==> inputs of run a <==
// tt_um_control_top
module tt_um_control_top #(
  parameter ADDRW = 24,
  parameter OPCODEW = 2,
  parameter REQ_QDEPTH = 4,
  parameter COMP_QDEPTH = 4
  ) (
    input  wire       ena,       
    input  wire       clk,       
    input  wire       rst_n,     
    input  wire [7:0] ui_in, 
    output wire [7:0] uo_out, 
    input  wire [7:0] uio_in,     
    output wire [7:0] uio_out, 
    output wire [7:0] uio_oe      
);
==> flow/config.mk <==
export PLATFORM = sky130hd
export DESIGN_NAME = tt_um_control_top
export DESIGN_NICKNAME = tt_um_control_top
export VERILOG_FILES = /design/flow/design.v
export SDC_FILE = /design/flow/constraint.sdc
export NUM_CORES = 4
export LEC_CHECK = 0
export ABC_AREA = 1
export CAP_MARGIN = 0
export CORE_ASPECT_RATIO = 0.99
export CORE_MARGIN = 2
export CORE_UTILIZATION = 72
export CTS_CLUSTER_DIAMETER = 360
export CTS_CLUSTER_SIZE = 15
export HOLD_SLACK_MARGIN = -0.09
export PLACE_DENSITY_LB_ADDON = 0.03
export SETUP_SLACK_MARGIN = 0.77
export SLEW_MARGIN = 20
==> flow/constraint.sdc <==
create_clock -name core_clock -period 3.26 [get_ports {clk}]
set_input_delay 0.6520 -clock core_clock [delete_from_list [all_inputs] [get_ports {clk}]]
set_output_delay 0.6520 -clock core_clock [all_outputs]
set_load 0.01 [all_outputs]
run.sh (not shown) runs the stock make flow with config.mk's settings and CLKGATE_MAP_FILE=.
==> inputs of run b, as changes to run a <==
==> flow/config.mk (replaced) <==
export PLATFORM = sky130hd
export DESIGN_NAME = tt_um_control_top
export DESIGN_NICKNAME = tt_um_control_top
export VERILOG_FILES = /design/flow/design.v
export SDC_FILE = /design/flow/constraint.sdc
export NUM_CORES = 4
export LEC_CHECK = 0
export ABC_AREA = 1
export CAP_MARGIN = 20
export CORE_MARGIN = 2
export CORE_UTILIZATION = 72
export PLACE_DENSITY_LB_ADDON = 0.02
export SLEW_MARGIN = 20
==> flow/constraint.sdc (replaced) <==
create_clock -name core_clock -period 5.48 [get_ports {clk}]
set_input_delay 1.0960 -clock core_clock [delete_from_list [all_inputs] [get_ports {clk}]]
set_output_delay 1.0960 -clock core_clock [all_outputs]
set_load 0.01 [all_outputs]
==> summary of the runs <==
Run b ran to the end with no violations. Run a produced a clean layout.
In run b the via count is higher than in run a, by about 0.4%.
Of run a and run b, run b has the higher count of clock-buffer cells in the layout (gap 29).
Between run b and run a, the lower cell count is in run b (gap about 0.7%, measured against run a).
In run a the sequential share of layout area is lower than in run b, by 0.51 points.
Combinational power: run b is lower than run a (47%).
Global-route usage: run b is lower than run a (0.39 points).
Design area: run b is lower than run a (0.95%).

---

==> inputs of trial 14 <==
tt_um_control_top again, from the RTL that the note above started with.
// tt_um_control_top
module tt_um_control_top #(
  parameter ADDRW = 24,
  parameter OPCODEW = 2,
  parameter REQ_QDEPTH = 4,
  parameter COMP_QDEPTH = 4
  ) (
    input  wire       ena,       
    input  wire       clk,       
    input  wire       rst_n,     
    input  wire [7:0] ui_in, 
    output wire [7:0] uo_out, 
    input  wire [7:0] uio_in,     
    output wire [7:0] uio_out, 
    output wire [7:0] uio_oe      
);
make LEC_CHECK=0 ABC_AREA=1 CAP_MARGIN=20 CORE_MARGIN=2 CORE_UTILIZATION=72 CTS_CLUSTER_DIAMETER=396 CTS_CLUSTER_SIZE=14 PLACE_DENSITY_LB_ADDON=0.04 SETUP_SLACK_MARGIN=0.9 SLEW_MARGIN=20 finish   # period 3.33 ns
==> inputs of build 60, as changes to trial 14 <==
--- a/flow/config.mk
+++ b/flow/config.mk
@@ -7,10 +7,12 @@
 export LEC_CHECK = 0
 export ABC_AREA = 1
-export CAP_MARGIN = 20
+export CAP_MARGIN = 0
 export CORE_MARGIN = 2
 export CORE_UTILIZATION = 72
 export CTS_CLUSTER_DIAMETER = 396
 export CTS_CLUSTER_SIZE = 14
+export HOLD_SLACK_MARGIN = -0.09
 export PLACE_DENSITY_LB_ADDON = 0.04
 export SETUP_SLACK_MARGIN = 0.9
-export SLEW_MARGIN = 20
+export SLEW_MARGIN = 40
+export TNS_END_PERCENT = 5
==> results.txt <==
impl run done, here's what came out: status=finished with violations, Layout Check Failures=negative hold slack, fill count=between 3k and 4k, wire per inst=19.5 um, met1 usage=51.0%, Fin. Hold Viols=4, cts hold-fix bufs=0, combinational share of cell area=31.6%, Logic Gate Count=2722, worst hold slack=-50.2 ps, DPL Wire Length=between 60000 and 70000 um, M2 GR Usage=58.8%, Clock buffer cells=102
# the run above: build 60

==> results.txt <==
impl run done, here's what came out: fill count=3442, Placeable Area=51400 um2, M2 GR Usage=58.4%, vias in the first global route=28.7k, Logic Gate Count=2723, status=timing/DRC/antenna clean, DPL Wire Length=60100 um, Reg area=21900 um2, cts hold-fix bufs=1, Clock buffer cells=roughly 100, met1 usage=~50%, combinational share of cell area=a little under a third
# the run above: trial 14


---

==> 04-14: inputs <==
Starting RTL as in the previous note.
Settings: LEC_CHECK=0, ABC_AREA=1, CAP_MARGIN=0, CORE_ASPECT_RATIO=0.99, CORE_MARGIN=2, CORE_UTILIZATION=72, CTS_CLUSTER_DIAMETER=397, CTS_CLUSTER_SIZE=15, HOLD_SLACK_MARGIN=-0.09, PLACE_DENSITY_LB_ADDON=0.03, SETUP_SLACK_MARGIN=0.77, SLEW_MARGIN=40; clock period 3.26 ns.
==> 12-11 (differences from 04-14) <==
Settings changed: ABC_AREA 1 to unset, CAP_MARGIN 0 to 20, CORE_ASPECT_RATIO 0.99 to unset, CORE_UTILIZATION 72 to 64, CTS_CLUSTER_DIAMETER 397 to unset, CTS_CLUSTER_SIZE 15 to unset, HOLD_SLACK_MARGIN -0.09 to unset, PLACE_DENSITY_LB_ADDON 0.03 to unset, SETUP_SLACK_MARGIN 0.77 to unset, SLEW_MARGIN 40 to 20.
==> flow/constraint.sdc (replaced) <==
create_clock -name core_clock -period 14.7 [get_ports {clk}]
set_input_delay 2.9400 -clock core_clock [delete_from_list [all_inputs] [get_ports {clk}]]
set_output_delay 2.9400 -clock core_clock [all_outputs]
set_load 0.01 [all_outputs]
==> 01-26 (differences from 04-14) <==
Settings changed: ABC_AREA 1 to unset, CAP_MARGIN 0 to 20, CORE_ASPECT_RATIO 0.99 to unset, CORE_UTILIZATION 72 to 40, CTS_CLUSTER_DIAMETER 397 to unset, CTS_CLUSTER_SIZE 15 to unset, HOLD_SLACK_MARGIN -0.09 to unset, PLACE_DENSITY_LB_ADDON 0.03 to unset, SETUP_SLACK_MARGIN 0.77 to unset, SLEW_MARGIN 40 to 20.
==> flow/constraint.sdc (replaced) <==
create_clock -name core_clock -period 5.86 [get_ports {clk}]
set_input_delay 1.1720 -clock core_clock [delete_from_list [all_inputs] [get_ports {clk}]]
set_output_delay 1.1720 -clock core_clock [all_outputs]
set_load 0.01 [all_outputs]
==> results <==
- Against 01-26, the synthesized area of 04-14 is higher by 4.6%.
- In 04-14 the clock power is higher than in 01-26, by 38%.
- Between 01-26 and 04-14, the lower worst setup slack is in 04-14 (gap 510 ps).
- Design area, lowest first: 12-11, 01-26, 04-14.
- Via count, highest first: 04-14, 12-11, 01-26.
- Power: 01-26 is lower than 04-14 (50%).
- Against 04-14, the first-iteration DRC count of 01-26 is lower by 37%.
- The lowest cell count belongs to 12-11, the highest to 04-14.
- Flip-flop count is the same in 04-14 and 12-11.
- The highest core utilization belongs to 04-14, the lowest to 01-26.

---

==> build 24 <==
tt_um_control_top again, from the RTL that the note above started with.
clock: 7.96 ns
lec_check: 0
abc_area: 1
cap_margin: 20
cell_pad_in_sites_detail_placement: 1
cell_pad_in_sites_global_placement: 0
core_margin: 9
core_utilization: 47
gpl_routability_driven: 0
min_routing_layer: met2
place_density_lb_addon: 0.28
setup_slack_margin: 0.88
slew_margin: 35
==> inputs of build 71, as changes to build 24 <==
- CELL_PAD_IN_SITES_DETAIL_PLACEMENT: 1 -> default
- CELL_PAD_IN_SITES_GLOBAL_PLACEMENT: 0 -> default
- CORE_ASPECT_RATIO: default -> 1.35
- CORE_MARGIN: 9 -> 2
- CORE_UTILIZATION: 47 -> 72
- CTS_CLUSTER_DIAMETER: default -> 279
- CTS_CLUSTER_SIZE: default -> 10
- GPL_ROUTABILITY_DRIVEN: 0 -> default
- MIN_ROUTING_LAYER: met2 -> default
- PLACE_DENSITY: default -> 0.39
- PLACE_DENSITY_LB_ADDON: 0.28 -> default
- SLEW_MARGIN: 35 -> 20
==> flow/constraint.sdc (replaced) <==
create_clock -name core_clock -period 3.27 [get_ports {clk}]
set_input_delay 0.6540 -clock core_clock [delete_from_list [all_inputs] [get_ports {clk}]]
set_output_delay 0.6540 -clock core_clock [all_outputs]
set_load 0.01 [all_outputs]
==> comparison table <==
metric	build 71	build 24
# hold bufs at CTS	1	0
Switching share of total power	34.4%	37.9%
Fillcell total	3430	9053
Clk Latency, worst-skew pair	0.67 ns	0.70 ns
Chip Height	269 um	300 um
Detail Placement HPWL	60700 um	70500 um
Number of nets in the finished design	4315	4256
Seq/total area	52.7%	52.7%
Clock group power	9450 uW	4450 uW
Flop2flop setup slack	1.00 ns	4.27 ns
Setup bufs post-CTS	16	0
Required arrival time at the worst endpoint	2.62 ns	6.37 ns
Proportion of cell area spent on the clock network	6.34%	7.19%
Setup WS pre-CTS	0.224 ns	2.90 ns
Worst slack on hold paths	0.100 ns	0.350 ns
Met3 usage in global routing	5.75%	48.5%
Arrival time reported for the critical path endpoint	2.25 ns	5.00 ns
Share of power burned in the clock network	29.4%	31.8%
Global-route wire length before repair	158000 um	199000 um
Result of the run	timing/DRC/antenna clean	timing/DRC/antenna clean
Detailed router's first-iteration violation count	2630	11500

---

==> inputs of trial 72 <==
tt_um_control_top again, from the RTL that the note above started with.
make LEC_CHECK=0 ABC_AREA=1 CAP_MARGIN=15 CELL_PAD_IN_SITES_DETAIL_PLACEMENT=1 CELL_PAD_IN_SITES_GLOBAL_PLACEMENT=3 CORE_ASPECT_RATIO=1.87 CORE_MARGIN=2 CORE_UTILIZATION=20 CTS_CLUSTER_SIZE=98 GPL_TIMING_DRIVEN=0 HOLD_SLACK_MARGIN=0.19 MAX_ROUTING_LAYER=met4 PLACE_DENSITY_LB_ADDON=0.3 SETUP_SLACK_MARGIN=2.92 SLEW_MARGIN=20 TNS_END_PERCENT=65 finish   # period 10.0 ns
==> trial 20 (differences from trial 72) <==
- CAP_MARGIN: 15 -> 25
- CELL_PAD_IN_SITES_DETAIL_PLACEMENT: 1 -> default
- CELL_PAD_IN_SITES_GLOBAL_PLACEMENT: 3 -> default
- CORE_ASPECT_RATIO: 1.87 -> 0.64
- CORE_MARGIN: 2 -> 5
- CORE_UTILIZATION: 20 -> 40
- CTS_CLUSTER_SIZE: 98 -> default
- GPL_TIMING_DRIVEN: 0 -> default
- HOLD_SLACK_MARGIN: 0.19 -> default
- MAX_ROUTING_LAYER: met4 -> default
- PLACE_DENSITY: default -> 0.65
- PLACE_DENSITY_LB_ADDON: 0.3 -> default
- SETUP_SLACK_MARGIN: 2.92 -> default
- TNS_END_PERCENT: 65 -> default
==> impl_summary.log <==
[flow] summary of implementation run
INFO  metric grtUsageMet3 = 1.49%
INFO  metric worstReg2RegStart = req_queue_inst.aesReadIdx[0]$_DFFE_PN0P_
INFO  metric powerSeq = 0.00441 W
INFO  metric outcome = complete, no violations
INFO  metric die_w = 321 um
INFO  metric power.sequential.fraction = 40.2%
INFO  metric timing.rr.end = aes_fsm_inst.r_req_data[69]$_DFFE_PN0P_
INFO  metric tap_cells = ~2,400
INFO  metric power_frac_comb = between 20% and 30%
INFO  metric dp_hpwl = approximately 120,000 um
INFO  metric starting_density = between 20% and 30%
INFO  metric groute.usage.overall = 16.4%
-- figures above: trial 72

==> impl_summary.log <==
[flow] summary of implementation run
INFO  metric outcome = complete, no violations
INFO  metric timing.rr.end = req_queue_inst.aesQueue[2][60]$_DFFE_PN0P_
INFO  metric worstReg2RegStart = req_queue_inst.aesReadIdx[1]$_DFFE_PN0P_
INFO  metric grtUsageMet3 = around 6.7%
INFO  metric powerSeq = around 0.0044 W
INFO  metric power.sequential.fraction = 42.5%
INFO  metric starting_density = between 40 and 50%
INFO  metric die_w = slightly below 400 um
INFO  metric pre_cts_slack = approximately 4.3 ns
INFO  metric power_frac_comb = between 20% and 30%
INFO  metric yosys.stat.chipArea = 37,500 um2
INFO  metric dp_hpwl = 63,500 um
INFO  metric tap_cells = 1,228
-- figures above: trial 20

No activity file was given, so power comes from the tool's default toggle rates.
